// Power_Spec_Cal
module Power_Spec_Cal(
           input wire clk,
           input wire rst,
           input wire dv,
           input wire [9:0] xk_index,
           input wire [24:0] fft_data_out_re,
           input wire [24:0] fft_data_out_im,
           output reg [49:0] Power_Spec,		 
           output reg data_valid,				 
           output reg dv_FFT					 
       );
Size in the first run: about 5,000 cells after synthesis, about 120 I/O pins, about 52,000 µm² of cells after synthesis.
Settings: LEC_CHECK=0, CAP_MARGIN=35, CORE_MARGIN=2, CORE_UTILIZATION=72, PLACE_DENSITY=0.65, SETUP_SLACK_MARGIN=1.65, SLEW_MARGIN=20; clock period 6.44 ns.
run.sh (not shown) runs the stock make flow with config.mk's settings and CLKGATE_MAP_FILE=.
The starting point produced a layout that fails on negative setup slack.
Change:
- CAP_MARGIN: 35 -> 20
- CORE_UTILIZATION: 72 -> 64
- PLACE_DENSITY: 0.65 -> not set
- SETUP_SLACK_MARGIN: 1.65 -> 1.33
- clock period: 6.44 -> 5.41 ns (I/O delays scaled with it)
Result:
- The new run reached the layout checks and failed them: negative setup slack
- synthesized cell count stays the same
- die size increases by roughly a tenth
- fmax climbs by a few percent
- global-route usage came out lower by 5.7 points
Change:
- CTS_CLUSTER_SIZE: not set -> 90
- SETUP_SLACK_MARGIN: 1.33 -> 0.49
- clock period: 5.41 -> 3.65 ns (I/O delays scaled with it)
The changed run ran to the end with violations: negative setup slack.
Non-clock buffer count is lower by 9.
Wire length is lower by 0.42%.
Utilization is lower by 0.18 points.
Worst setup slack got worse by 1700 ps.
Cell count is about the same.
Sequential share of layout area hardly moves.
Final area hardly moves.
Change:
- CAP_MARGIN: 20 -> 30
- CORE_UTILIZATION: 64 -> 72
- CTS_CLUSTER_SIZE: 90 -> not set
- PLACE_DENSITY: not set -> 0.63
- SETUP_SLACK_MARGIN: 0.49 -> -0.43
- clock period: 3.65 -> 6.26 ns (I/O delays scaled with it)
Effect: The new run finished but fails on negative setup slack; synthesized area is unchanged; register-to-register slack is better by 2500 ps; sequential share of layout area came out higher by 0.60 points; final cell count came out lower by 3.4%; routed wire length came out higher by 6.0%; global-route usage came out higher by 4.8 points; clock-buffer cell count came out lower by 4.
Change:
- CAP_MARGIN: 30 -> 20
- CORE_UTILIZATION: 72 -> 40
- PLACE_DENSITY: 0.63 -> 0.6
- SETUP_SLACK_MARGIN: -0.43 -> not set
- clock period: 6.26 -> 7.69 ns (I/O delays scaled with it)
With this change the flow produced a clean layout.
Wire length fell by 13%.
Final cell count rose by 2.6%.
Critical path depth rose by 3.
Utilization fell by 43 points.
Worst setup slack improves by 940 ps.
Clock-buffer cell count rose by 1.
Clock skew barely changes.

* * *

v18:
The RTL this note starts from:
==> flow/design.v <==
`timescale 1ns / 1ps
module Multiplier_25 (
    input  wire               clk,
    input  wire signed [24:0] a,
    input  wire signed [24:0] b,
    output wire signed [49:0] p
);
reg signed [24:0] a_r, b_r;
reg signed [49:0] p_1, p_2, p_3;
always @(posedge clk) begin
    a_r <= a;
    b_r <= b;
    p_1 <= a_r * b_r;
    p_2 <= p_1;
    p_3 <= p_2;
end
assign p = p_3;
endmodule
`timescale 1ns / 1ps
module Power_Spec_Cal(
           input wire clk,
           input wire rst,
           input wire dv,
           input wire [9:0] xk_index,
           input wire [24:0] fft_data_out_re,
           input wire [24:0] fft_data_out_im,
           output reg [49:0] Power_Spec,		 
           output reg data_valid,				 
           output reg dv_FFT					 
       );
reg signed [24:0] fftout_re_d;
reg signed [24:0] fftout_im_d;
wire signed [49:0] re_square;
wire signed [49:0] im_square;
reg [0:2] dv_reg;
always @(posedge clk or posedge rst)
begin : PipelineRegister_process
    if (rst == 1'b1) begin
        fftout_re_d <= 25'sb0;
        fftout_im_d <= 25'sb0;
    end
    else begin
        fftout_re_d <= fft_data_out_re;
        fftout_im_d <= fft_data_out_im;
    end
end
Multiplier_25 Multiplier_RE (
                  .clk(clk),  
                  .a(fftout_re_d),  
                  .b(fftout_re_d),  
                  .p(re_square)  
              );
Multiplier_25 Multiplier_IM (
                  .clk(clk),  
                  .a(fftout_im_d),  
                  .b(fftout_im_d),  
                  .p(im_square)  
              );
always @(posedge clk or posedge rst)
begin
    if(rst == 1)
        Power_Spec <= 0;
    else
        Power_Spec <= re_square + im_square;
end
always @(posedge clk or posedge rst)
begin
    if(rst == 1)
        data_valid <= 0;
    else
        data_valid <= dv_reg[1];
end
always @(posedge clk or posedge rst)
begin
    if(rst == 1)
    begin
        dv_reg[0] <= 0;
        dv_reg[1] <= 0;
        dv_reg[2] <= 0;
    end
    else
    begin
        dv_reg[0] <= (dv & xk_index[9]);	 
        dv_reg[1] <= dv_reg[0];
        dv_reg[2] <= dv_reg[1];
    end
end
always @(posedge clk or posedge rst)
begin
    if(rst == 1)
    begin
        dv_FFT <= 0;
    end
    else
    begin
        dv_FFT <= dv;
    end
end
endmodule
Settings: LEC_CHECK=0, CAP_MARGIN=20, CELL_PAD_IN_SITES_DETAIL_PLACEMENT=1, CORE_ASPECT_RATIO=0.63, CORE_MARGIN=9, CORE_UTILIZATION=50, CTS_CLUSTER_DIAMETER=260, CTS_CLUSTER_SIZE=20, MAX_ROUTING_LAYER=met4, MIN_ROUTING_LAYER=met2, SETUP_SLACK_MARGIN=-0.59, SLEW_MARGIN=20; clock period 7.85 ns.
In v18 the implementation completed, yet the final layout does not meet the checks, the culprit being negative setup slack.
Modified inputs, v12 compared to v18
- clearing MIN_ROUTING_LAYER, which used to be met2
- clearing MAX_ROUTING_LAYER, which used to be met4
- swapping 50 for 71 in CORE_UTILIZATION
- clearing CTS_CLUSTER_SIZE, which used to be 20
- clearing CELL_PAD_IN_SITES_DETAIL_PLACEMENT, which used to be 1
- clearing SETUP_SLACK_MARGIN, which used to be -0.59
- clearing CORE_ASPECT_RATIO, which used to be 0.63
- putting PLACE_DENSITY at 0.6 where nothing was set
- swapping 9 for 2 in CORE_MARGIN
- clearing CTS_CLUSTER_DIAMETER, which used to be 260
- swapping 7.85 for 6.38 in the clock period (ns, I/O delays scaled along)
## What came out
v12 finished all stages; however, its layout fails the closing checks, the failures being negative setup slack. Number of DRC markers in iteration 0 (lower): v12.
## Diff of input files: v41 against v12
- SETUP_SLACK_MARGIN: unset -> -0.38
- CORE_UTILIZATION: 71 -> 72
- PLACE_DENSITY: 0.6 -> 0.63
- the clock period (ns, I/O delays scaled along): 6.38 -> 5.72
## What came out
In v41 the implementation ran to completion but is not tape-out ready, as the final checks report negative setup slack.
Between v41 and v12, the final standard cell area without fillers is lower for v12.
Diff v12..v41 | post-route DRC violation count | unchanged
Here is what was changed in the inputs of v57 compared with v41.
- PLACE_DENSITY changed from 0.63 to 0.65
- SETUP_SLACK_MARGIN changed from -0.38 to -0.49
- the clock period (ns, I/O delays scaled along) changed from 5.72 to 6.32
[summary]
Ran to the end and failed final checks on negative setup slack: v57. In v57, the initial antenna violation count came out 1 below the value in v41. Taking v41 as the reference, in v57 number of CTS-inserted buffers lower; standard cell core area roughly the same. | number of placed instances with taps included | lower: v57 |. Slack of the critical path ended up 700 ps higher on v57 than on v41. In v57, the maximum frequency came out about 1.4% above the value in v41. The sum of negative setup slack number comes out higher for v57 vs v41.

* * *

Setup of run A:
RTL: the design.v shown in full above, as it stands there.
export LEC_CHECK = 0
export CAP_MARGIN = 20
export CORE_MARGIN = 2
export CORE_UTILIZATION = 40
export HOLD_SLACK_MARGIN = 0.12
export PLACE_DENSITY = 0.6
export SLEW_MARGIN = 20
export TNS_END_PERCENT = 50
create_clock -name core_clock -period 8.0 [get_ports {clk}]
Having completed the whole flow, run A delivered a layout that passed the timing, DRC and antenna checks.
Inputs modified between run A and run B:
Settings: a change of CORE_UTILIZATION from 40 to 31; a deleted TNS_END_PERCENT that had been 50; a deleted HOLD_SLACK_MARGIN that had been 0.12; a change of the clock period (ns, I/O delays scaled along) from 8.0 to 10.9.
--- outcome ---
- Run B was carried through to the last stage, and its layout satisfied the timing, DRC and antenna checks.
Here is what was changed in the inputs of run C compared with run B.
Settings: CORE_UTILIZATION changed from 31 to 17; the clock period (ns, I/O delays scaled along) changed from 10.9 to 7.69.
Results
- As far as clock network area share is concerned, run C and run B perform about the same.
- Worst-skew pair later-pin latency is higher on run C
- From run B to run C the numbers moved as follows: number of placement rows rose 35%, number of vias after detailed routing rose about 1.2%, wire length reported by the detailed router rose about 3.7%, die boundary height rose about 35%, cell area rose 7.3%.
- Run C against run B: final cell count went up about 30%, setup slack shrank by 2.09 ns.
#### Input delta (run D over run C)
Settings: setting CTS_CLUSTER_DIAMETER to 367 for the first time; changing CORE_UTILIZATION from 17 to 69; changing PLACE_DENSITY from 0.6 to 0.39; setting ABC_AREA to 1 for the first time; changing the clock period (ns, I/O delays scaled along) from 7.69 to 6.36.
### Flow results
What the final checks of run D revealed, after a flow that finished every stage, was a layout that fails on negative setup slack. Compared with run C, run D shows a critical path data arrival time that is 0.99 ns lower. On post-synthesis mux area share, run C and run D are neck and neck. Run D has non-filler instance count after layout below what run C had. Relative to run C, the non-clock buffer count of run D is higher by about 17%. Summary of run D over run C: largest net degree at the start of global routing went up 8.5%; mapped cell area went up about 9%; biggest fanout along the worst timing path up 6. Signed area change from the synthesized netlist to the final layout was lower in the run labelled run D. A critical path endpoint of Multiplier_IM.p_1[49] is what run D shows, while Multiplier_RE.p_1[47] belongs to run C.
diff inputs: run D => run E
Settings: changing CORE_UTILIZATION from 69 to 72; removing CTS_CLUSTER_DIAMETER (formerly 367); setting CTS_CLUSTER_SIZE to 10 for the first time; setting SETUP_SLACK_MARGIN to 1.19 for the first time; setting TNS_END_PERCENT to 5 for the first time; changing PLACE_DENSITY from 0.39 to 0.6; removing ABC_AREA (formerly 1); changing the clock period (ns, I/O delays scaled along) from 6.36 to 5.54.
--- outcome ---
Run E completed end to end; final checks failed (negative setup slack). STATUS register-to-register slack: run E loses against run D. Yosys stat cell total: run E and run D compared, lower one is run E. Relative to run D, the post-place instance area measured on run E has decreased slightly. Run comparison: run E endpoint of the worst setup timing path Multiplier_RE.p_1[48]; run D endpoint of the worst setup timing path Multiplier_IM.p_1[49]. Of the two candidates, run D has the worse cell area and run E the better one. Run E ends up with lower total wire length than run D does. Of run E and run D, the run reporting the lower TritonCTS buffer count was run D. Changes observed in run E relative to run D: yosys-reported design area after synthesis lost 8.3%. Run D → run E: synthesized cell count has decreased; setup slack shows a reduction of 1.32 ns.

* * *

run 1:
Starts from the design.v that is shown in full above.
==> flow/config.mk <==
export PLATFORM = sky130hd
export DESIGN_NAME = Power_Spec_Cal
export DESIGN_NICKNAME = Power_Spec_Cal
export VERILOG_FILES = /design/flow/design.v
export SDC_FILE = /design/flow/constraint.sdc
export NUM_CORES = 4
export LEC_CHECK = 0
export CAP_MARGIN = 30
export CORE_ASPECT_RATIO = 0.89
export CORE_MARGIN = 2
export CORE_UTILIZATION = 72
export CTS_CLUSTER_SIZE = 80
export PLACE_DENSITY = 0.63
export SETUP_SLACK_MARGIN = -0.43
export SLEW_MARGIN = 20
==> flow/constraint.sdc <==
create_clock -name core_clock -period 6.11 [get_ports {clk}]
set_input_delay 1.2220 -clock core_clock [delete_from_list [all_inputs] [get_ports {clk}]]
set_output_delay 1.2220 -clock core_clock [all_outputs]
set_load 0.01 [all_outputs]
Ran to the end and failed final checks on setup timing: run 1.
The following lists how run 2 was set up differently from run 1:
Settings: CORE_ASPECT_RATIO: 0.89 -> 0.71; SETUP_SLACK_MARGIN: -0.43 -> unset; SLEW_MARGIN: 20 -> 25; CORE_MARGIN: 2 -> 10; CAP_MARGIN: 30 -> 20; CTS_CLUSTER_SIZE: 80 -> unset; CORE_UTILIZATION: 72 -> 40; PLACE_DENSITY: 0.63 -> unset; the clock period (ns, I/O delays scaled along): 6.11 -> 8.0.
==> results <==
Run 2: all stages complete, timing, DRC and antenna checks passed. Run 2 vs run 1: number of filler instances in the final layout up. Compared with run 1, run 2 shows a final worst setup slack that is 1.34 ns higher. Per the comparison of run 2 with run 1, area of the die moved up, maximum frequency from static timing analysis moved down.
Relative to run 2, the following input files were edited for run 3:
Settings: CTS_CLUSTER_DIAMETER newly set to 315; CELL_PAD_IN_SITES_GLOBAL_PLACEMENT newly set to 2; GPL_TIMING_DRIVEN newly set to 0; ABC_AREA newly set to 0; CAP_MARGIN changed from 20 to 5; CELL_PAD_IN_SITES_DETAIL_PLACEMENT newly set to 1; SETUP_SLACK_MARGIN newly set to 1.59; MAX_ROUTING_LAYER newly set to met5.
Results
Run 3: all stages complete, timing, DRC and antenna checks passed
Of the two values seen for library cell contributing the largest single delay on the critical path, sky130_fd_sc_hd__fa_2 was produced by run 3 and sky130_fd_sc_hd__dfxtp_1 by run 2.
Taking run 2 as the reference, in run 3 setup slack climbed 0.45 ns; met1 usage climbed 10 points.
Looking at end of the critical path, the Multiplier_IM.p_1[48]$_DFF_P_ result is from run 2; the Multiplier_RE.p_1[48]$_DFF_P_ one comes from run 3.
Diff run 2 -> run 3: routed wire length increased by 39% relative to the old numbers; final cell area excluding filler cells increased by 9.3% relative to the old numbers.

* * *

Setup of the previous run:
Starts from the design.v that is shown in full above.
Settings: LEC_CHECK=0, ABC_AREA=0, CAP_MARGIN=10, CELL_PAD_IN_SITES_GLOBAL_PLACEMENT=0, CORE_ASPECT_RATIO=0.72, CORE_MARGIN=2, CORE_UTILIZATION=72, CTS_CLUSTER_DIAMETER=359, CTS_CLUSTER_SIZE=18, MAX_ROUTING_LAYER=met5, PLACE_DENSITY_LB_ADDON=0.04, SETUP_SLACK_MARGIN=2.4, SLEW_MARGIN=35, TNS_END_PERCENT=30; clock period 8.43 ns.
Input-level comparison between the current run and the previous run:
Settings: a change of CTS_CLUSTER_SIZE from 18 to 71; a change of CTS_CLUSTER_DIAMETER from 359 to 30; a change of the clock period (ns, I/O delays scaled along) from 8.43 to 8.15.
The current run against the previous run: first-pass GRT wire length increased about 4.4%, final net count went up. In the current run, met2 demand-to-capacity share in global routing is higher than in the previous run. From the previous run to the current run the numbers moved as follows: worst hold slack grew by 0.0085 ns, final critical-path share of the clock period grew by 2.1 points, detailed placement HPWL grew by about 1.4%. The current run vs. the previous run: count of non-CTS buffers in the layout went up by 2.9%. The current run falls short of the previous run in register-to-register slack. Going from the previous run to the current run, area share of buffers outside the clock network dropped 0.30 points; highest fanout seen on the critical path dropped 3.

* * *

Starts from the design.v that is shown in full above.
Settings: LEC_CHECK=0, CAP_MARGIN=20, CELL_PAD_IN_SITES_DETAIL_PLACEMENT=2, CORE_ASPECT_RATIO=1.23, CORE_MARGIN=2, CORE_UTILIZATION=40, CTS_CLUSTER_DIAMETER=64, GPL_TIMING_DRIVEN=0, HOLD_SLACK_MARGIN=0.18, MAX_ROUTING_LAYER=met4, PLACE_DENSITY_LB_ADDON=0.04, SLEW_MARGIN=35, TNS_END_PERCENT=50; clock period 8.0 ns.
The first run finished with timing, DRC and antenna clean.
Next try:
Settings changed: CELL_PAD_IN_SITES_DETAIL_PLACEMENT 2 to default, CORE_ASPECT_RATIO 1.23 to 0.67, CTS_CLUSTER_DIAMETER 64 to default, GPL_TIMING_DRIVEN 0 to default, HOLD_SLACK_MARGIN 0.18 to 0.12, SLEW_MARGIN 35 to 20.
Outcome:
- The new run produced a clean layout
- clock skew hardly moves
- fmax climbs by about 1%
- hold slack improves by 0.0077 ns
Next try:
Settings changed: CELL_PAD_IN_SITES_DETAIL_PLACEMENT from default to 2, CORE_ASPECT_RATIO 0.67 to 0.63, CTS_CLUSTER_DIAMETER from default to 64, GPL_TIMING_DRIVEN from default to 0, HOLD_SLACK_MARGIN 0.12 to 0.18, SLEW_MARGIN 20 to 35, TNS_END_PERCENT 50 to 90.
Outcome: Register-to-register slack loses 0.15 ns. Count of clock-buffer cells in the layout climbs by 7. Non-clock buffer count drops by 24. Design area drops by 0.30%. Worst setup slack loses 0.15 ns. Sequential share of layout area climbs by 0.19 points.
